indigo:
Design usb_interface_v1_0, start of the top module:
module usb_interface_v1_0 #
(
	parameter RESET_CYCLES = 100,
	parameter  C_M00_AXI_START_DATA_VALUE	= 32'h00000000,
	parameter  C_M00_AXI_TARGET_SLAVE_BASE_ADDR	= 32'h00000000,
	parameter integer C_M00_AXI_ADDR_WIDTH	= 32,
	parameter integer C_M00_AXI_DATA_WIDTH	= 32,
	parameter integer C_M00_AXI_TRANSACTIONS_NUM	= 4
) (
	input wire [(8 - 1):0] usb_data_in,
	output wire [(8 - 1):0] usb_data_out,
	output wire usb_data_oe,
	input wire [(1 + 4 + 4 + 16)-8-1:0] usb_addr,
	input wire usb_rd_n,
	input wire usb_wr_n,
	input wire usb_ce_n,
	output wire sw_reset_n,
	input wire  m00_axi_aclk,
	input wire  m00_axi_aresetn,
	output wire [C_M00_AXI_ADDR_WIDTH-1 : 0] m00_axi_awaddr,
	output wire [2 : 0] m00_axi_awprot,
	output wire  m00_axi_awvalid,
	input wire  m00_axi_awready,
	output wire [C_M00_AXI_DATA_WIDTH-1 : 0] m00_axi_wdata,
	output wire [C_M00_AXI_DATA_WIDTH/8-1 : 0] m00_axi_wstrb,
	output wire  m00_axi_wvalid,
	input wire  m00_axi_wready,
	input wire [1 : 0] m00_axi_bresp,
	input wire  m00_axi_bvalid,
  ...
Size in the first run: ~7,700 cells after synthesis, roughly 1,300 flip-flops.
clock: 10.0 ns
lec_check: 0
abc_area: 1
cap_margin: 10
cell_pad_in_sites_detail_placement: 2
cell_pad_in_sites_global_placement: 1
core_margin: 10
core_utilization: 68
place_density: 0.6
slew_margin: 20
run.sh (not shown) runs the stock make flow with config.mk's settings and CLKGATE_MAP_FILE=.
For indigo, the flow was terminated by a tool error in 3_1_place_gp_skip_io and produced no final design.
For quartz, these inputs were changed with respect to indigo:
==> flow/config.mk <==
export PLATFORM = sky130hd
export DESIGN_NAME = usb_interface_v1_0
export DESIGN_NICKNAME = usb_interface_v1_0
export VERILOG_FILES = /design/flow/design.v
export SDC_FILE = /design/flow/constraint.sdc
export NUM_CORES = 4
export LEC_CHECK = 0
export CAP_MARGIN = 20
export CORE_MARGIN = 2
export CORE_UTILIZATION = 40
export PLACE_DENSITY = 0.6
export SLEW_MARGIN = 20
==> flow/constraint.sdc <==
create_clock -name core_clock -period 5.49 [get_ports {m00_axi_aclk}]
set_input_delay 1.0980 -clock core_clock [delete_from_list [all_inputs] [get_ports {m00_axi_aclk}]]
set_output_delay 1.0980 -clock core_clock [all_outputs]
set_load 0.01 [all_outputs]
Results
- quartz went all the way through synthesis, placement and routing and the layout is clean on timing, DRC and antenna.
- Compare indigo and quartz | pre-placement core utilization lower: quartz
- Against indigo, quartz reports a number of distinct library cells after synthesis that is higher.
- Synthesized area down 1.3% in quartz wrt indigo
- NOTE area of the die indigo->quartz increased by more than half
- The yosys-reported design area after synthesis of quartz is lower than that of indigo.
- Taking quartz over indigo, the row count ratio works out to 1.3.
Relative to quartz, the following input files were edited for xenon:
-- flow/config.mk --
<<< quartz, line 7
export LEC_CHECK = 0
export CAP_MARGIN = 20
export CORE_MARGIN = 2
export CORE_UTILIZATION = 40
export PLACE_DENSITY = 0.6
>>> xenon, line 7
export LEC_CHECK = 0
export ABC_AREA = 1
export CAP_MARGIN = 20
export CORE_MARGIN = 10
export CORE_UTILIZATION = 40
export HOLD_SLACK_MARGIN = 0.16
export PLACE_DENSITY = 0.6
==> flow/constraint.sdc <==
create_clock -name core_clock -period 10.0 [get_ports {m00_axi_aclk}]
set_input_delay 2.0000 -clock core_clock [delete_from_list [all_inputs] [get_ports {m00_axi_aclk}]]
set_output_delay 2.0000 -clock core_clock [all_outputs]
set_load 0.01 [all_outputs]
Results
xenon vs quartz — met1 routed wirelength after detailed routing rose 2.8%. Any difference in adder and majority cell fraction of the synthesized area between quartz and xenon is small enough to ignore. Across both runs, part of the power in the clock network was higher for xenon than for quartz. Synthesized area (xenon vs. quartz) increases slightly. quartz reports its main logic family after synthesis as multiplexers while xenon reports simple AND/OR/NAND/NOR gates. For quartz, the slowest stage cell on the critical path was nor2_2, unlike xenon, where it was clkdlybuf4s50_1. Via count, quartz and xenon: lower on quartz. The largest power group comes out the clock network in one run and sequential cells in the other, namely in xenon and quartz respectively. Diff quartz -> xenon | required time at the worst-slack endpoint | increase of 4.45 ns.
Here is what was changed in the inputs of violet compared with xenon.
-- flow/config.mk --
<<< xenon, line 8
export ABC_AREA = 1
export CAP_MARGIN = 20
export CORE_MARGIN = 10
export CORE_UTILIZATION = 40
export HOLD_SLACK_MARGIN = 0.16
export PLACE_DENSITY = 0.6
export SLEW_MARGIN = 20
>>> violet, line 8
export ABC_AREA = 1
export CAP_MARGIN = 10
export CELL_PAD_IN_SITES_DETAIL_PLACEMENT = 1
export CELL_PAD_IN_SITES_GLOBAL_PLACEMENT = 3
export CORE_MARGIN = 10
export CORE_UTILIZATION = 61
export MAX_ROUTING_LAYER = met4
export MIN_ROUTING_LAYER = met2
export PLACE_DENSITY = 0.53
export SLEW_MARGIN = 20
export TNS_END_PERCENT = 60
Findings:
xenon -> violet: yosys stat chip area flat. The flow ran to completion for all of xenon and violet but violet, which stopped partway. violet vs. xenon: die width went down by 18%. Core area: violet < xenon. Delta (violet minus xenon): cell area after technology mapping was more or less identical; total die area went down 57,000 µm²; placement row count shrank by 19%.
[inputs] tundra vs violet
==> flow/config.mk <==
export PLATFORM = sky130hd
export DESIGN_NAME = usb_interface_v1_0
export DESIGN_NICKNAME = usb_interface_v1_0
export VERILOG_FILES = /design/flow/design.v
export SDC_FILE = /design/flow/constraint.sdc
export NUM_CORES = 4
export LEC_CHECK = 0
export CAP_MARGIN = 20
export CELL_PAD_IN_SITES_GLOBAL_PLACEMENT = 1
export CORE_ASPECT_RATIO = 0.9
export CORE_MARGIN = 2
export CORE_UTILIZATION = 40
export GPL_ROUTABILITY_DRIVEN = 0
export SLEW_MARGIN = 20
--- outcome ---
Status: violet FAILED at 3_1_place_gp_skip_io (tool error). tundra ended with every stage complete and zero timing, DRC or antenna violations. Compared with violet, tundra shows a yosys stat cell total that is 2,530 lower. Post-synthesis compound-gate area fraction is lower on tundra. Row count in tundra vs violet: up about 16%. On sequential fraction of the synthesis area, the higher figure sits with tundra, not violet. The chip area in the Yosys report reported for tundra is smaller than that of violet by about 1.3%.

Setup of run 1:
usb_interface_v1_0 again, from the RTL that the note above started with.
clock: 7.02 ns
lec_check: 0
cap_margin: 30
cell_pad_in_sites_detail_placement: 1
cell_pad_in_sites_global_placement: 1
core_aspect_ratio: 1.17
core_margin: 2
core_utilization: 41
cts_cluster_size: 46
gpl_routability_driven: 1
min_routing_layer: met2
place_density_lb_addon: 0.23
setup_slack_margin: -0.44
slew_margin: 10
tns_end_percent: 10
Run 1 went all the way through synthesis, placement and routing and the layout is clean on timing, DRC and antenna.
## Diff of input files: run 2 against run 1
- MIN_ROUTING_LAYER no longer set, was met2
- PLACE_DENSITY_LB_ADDON no longer set, was 0.23
- CELL_PAD_IN_SITES_DETAIL_PLACEMENT no longer set, was 1
- CORE_ASPECT_RATIO no longer set, was 1.17
- TNS_END_PERCENT no longer set, was 10
- CORE_UTILIZATION now 40, was 41
- CELL_PAD_IN_SITES_GLOBAL_PLACEMENT no longer set, was 1
- CAP_MARGIN now 20, was 30
- PLACE_DENSITY now 0.6, previously not set
- SETUP_SLACK_MARGIN no longer set, was -0.44
- SLEW_MARGIN now 20, was 10
- GPL_ROUTABILITY_DRIVEN no longer set, was 1
- CTS_CLUSTER_SIZE no longer set, was 46
- the clock period (ns, I/O delays scaled along) now 10.0, was 7.02
Notes after the runs:
- Run 2 completed end to end with timing, DRC and antenna clean.
- Of run 2 and run 1, the lower data arrival time at the worst-slack endpoint belongs to run 1.
- Summary of run 2 over run 1: boundary pin count essentially unchanged, global-route wire length before repair lower.
- [run 2] worst slack on hold paths rose 0.023 ns relative to run 1
- Cmp run 2 vs run 1: area fraction of clock buffers and clock inverters higher in run 2
- In the reports for run 2 and run 1, the larger delay contributed by the slowest stage of the critical path belongs to run 2.
- Run 2 vs. run 1: highest net fanout along the worst path picked up an extra 8, width of the chip picked up an extra 9.4%, sink count of the clock tree neither gained nor lost much.
- From run 1 to run 2 the numbers moved as follows: area added between synthesis and finish went down 0.16 points; total power went down 5800 uW.

Starting RTL as in the previous note.
Settings: LEC_CHECK=0, CAP_MARGIN=30, CORE_ASPECT_RATIO=1.17, CORE_MARGIN=2, CORE_UTILIZATION=41, CTS_CLUSTER_SIZE=69, GPL_ROUTABILITY_DRIVEN=1, PLACE_DENSITY_LB_ADDON=0.23, SLEW_MARGIN=10; clock period 7.02 ns.
The baseline completed with no timing, DRC or antenna violations.
Rerun with:
- CELL_PAD_IN_SITES_DETAIL_PLACEMENT: unset -> 1
- CELL_PAD_IN_SITES_GLOBAL_PLACEMENT: unset -> 3
- CORE_ASPECT_RATIO: 1.17 -> 1.06
- CTS_CLUSTER_SIZE: 69 -> 62
- GPL_TIMING_DRIVEN: unset -> 0
- MAX_ROUTING_LAYER: unset -> met4
- MIN_ROUTING_LAYER: unset -> met1
- PLACE_DENSITY: unset -> 0.4
- PLACE_DENSITY_LB_ADDON: 0.23 -> unset
- SETUP_SLACK_MARGIN: unset -> -0.44
- SLEW_MARGIN: 10 -> 40
- TNS_END_PERCENT: unset -> 60
The new run completed with no timing, DRC or antenna violations.
Final cell count came out higher by 5.6%.
Wire length grows by about 30%.
Setup slack loses 570 ps.
Synthesized cell count does not change.
Clock skew falls by 9.9 ps.
Cell area grows by about 3%.
Maximum frequency is lower by 11%.
Sequential share of layout area is lower by 1.3 points.
Sequential power hardly moves.
Global-route usage climbs by 8.3 points.
Rerun with:
- CAP_MARGIN: 30 -> 20
- CELL_PAD_IN_SITES_DETAIL_PLACEMENT: 1 -> unset
- CELL_PAD_IN_SITES_GLOBAL_PLACEMENT: 3 -> unset
- CORE_ASPECT_RATIO: 1.06 -> unset
- CORE_UTILIZATION: 41 -> 65
- CTS_CLUSTER_SIZE: 62 -> unset
- GPL_ROUTABILITY_DRIVEN: 1 -> unset
- GPL_TIMING_DRIVEN: 0 -> unset
- MAX_ROUTING_LAYER: met4 -> unset
- MIN_ROUTING_LAYER: met1 -> unset
- PLACE_DENSITY: 0.4 -> 0.6
- SETUP_SLACK_MARGIN: -0.44 -> unset
- SLEW_MARGIN: 40 -> 20
- TNS_END_PERCENT: 60 -> unset
- clock period: 7.02 -> 5.81 ns (I/O delays scaled with it)
After rerunning:
- via count goes down by 3.9%
- synthesized cell count stays the same
- clock-buffer cell count shrinks by 27
- core utilization is higher by 25 points
- setup slack degrades by 570 ps
Rerun with:
- CORE_UTILIZATION: 65 -> 66
- HOLD_SLACK_MARGIN: unset -> -0.09
- PLACE_DENSITY: 0.6 -> unset
- SETUP_SLACK_MARGIN: unset -> -0.41
- clock period: 5.81 -> 7.5 ns (I/O delays scaled with it)
The new run went through all stages and came out clean. Non-clock buffer count falls by 19. Critical path depth rises by 6. Final cell count falls by 0.37%.
Rerun with:
- CORE_UTILIZATION: 66 -> 40
- HOLD_SLACK_MARGIN: -0.09 -> unset
- PLACE_DENSITY: unset -> 0.6
- SETUP_SLACK_MARGIN: -0.41 -> 1.21
- clock period: 7.5 -> 5.49 ns (I/O delays scaled with it)
After rerunning: Critical path depth goes up by 1. Register-to-register slack degrades by 1700 ps. Power goes up by 42%. Worst setup slack degrades by 1100 ps. Count of clock-buffer cells in the layout goes up by 23. Flip-flop count stays the same.
Power is estimated from default activity; no workload was simulated.
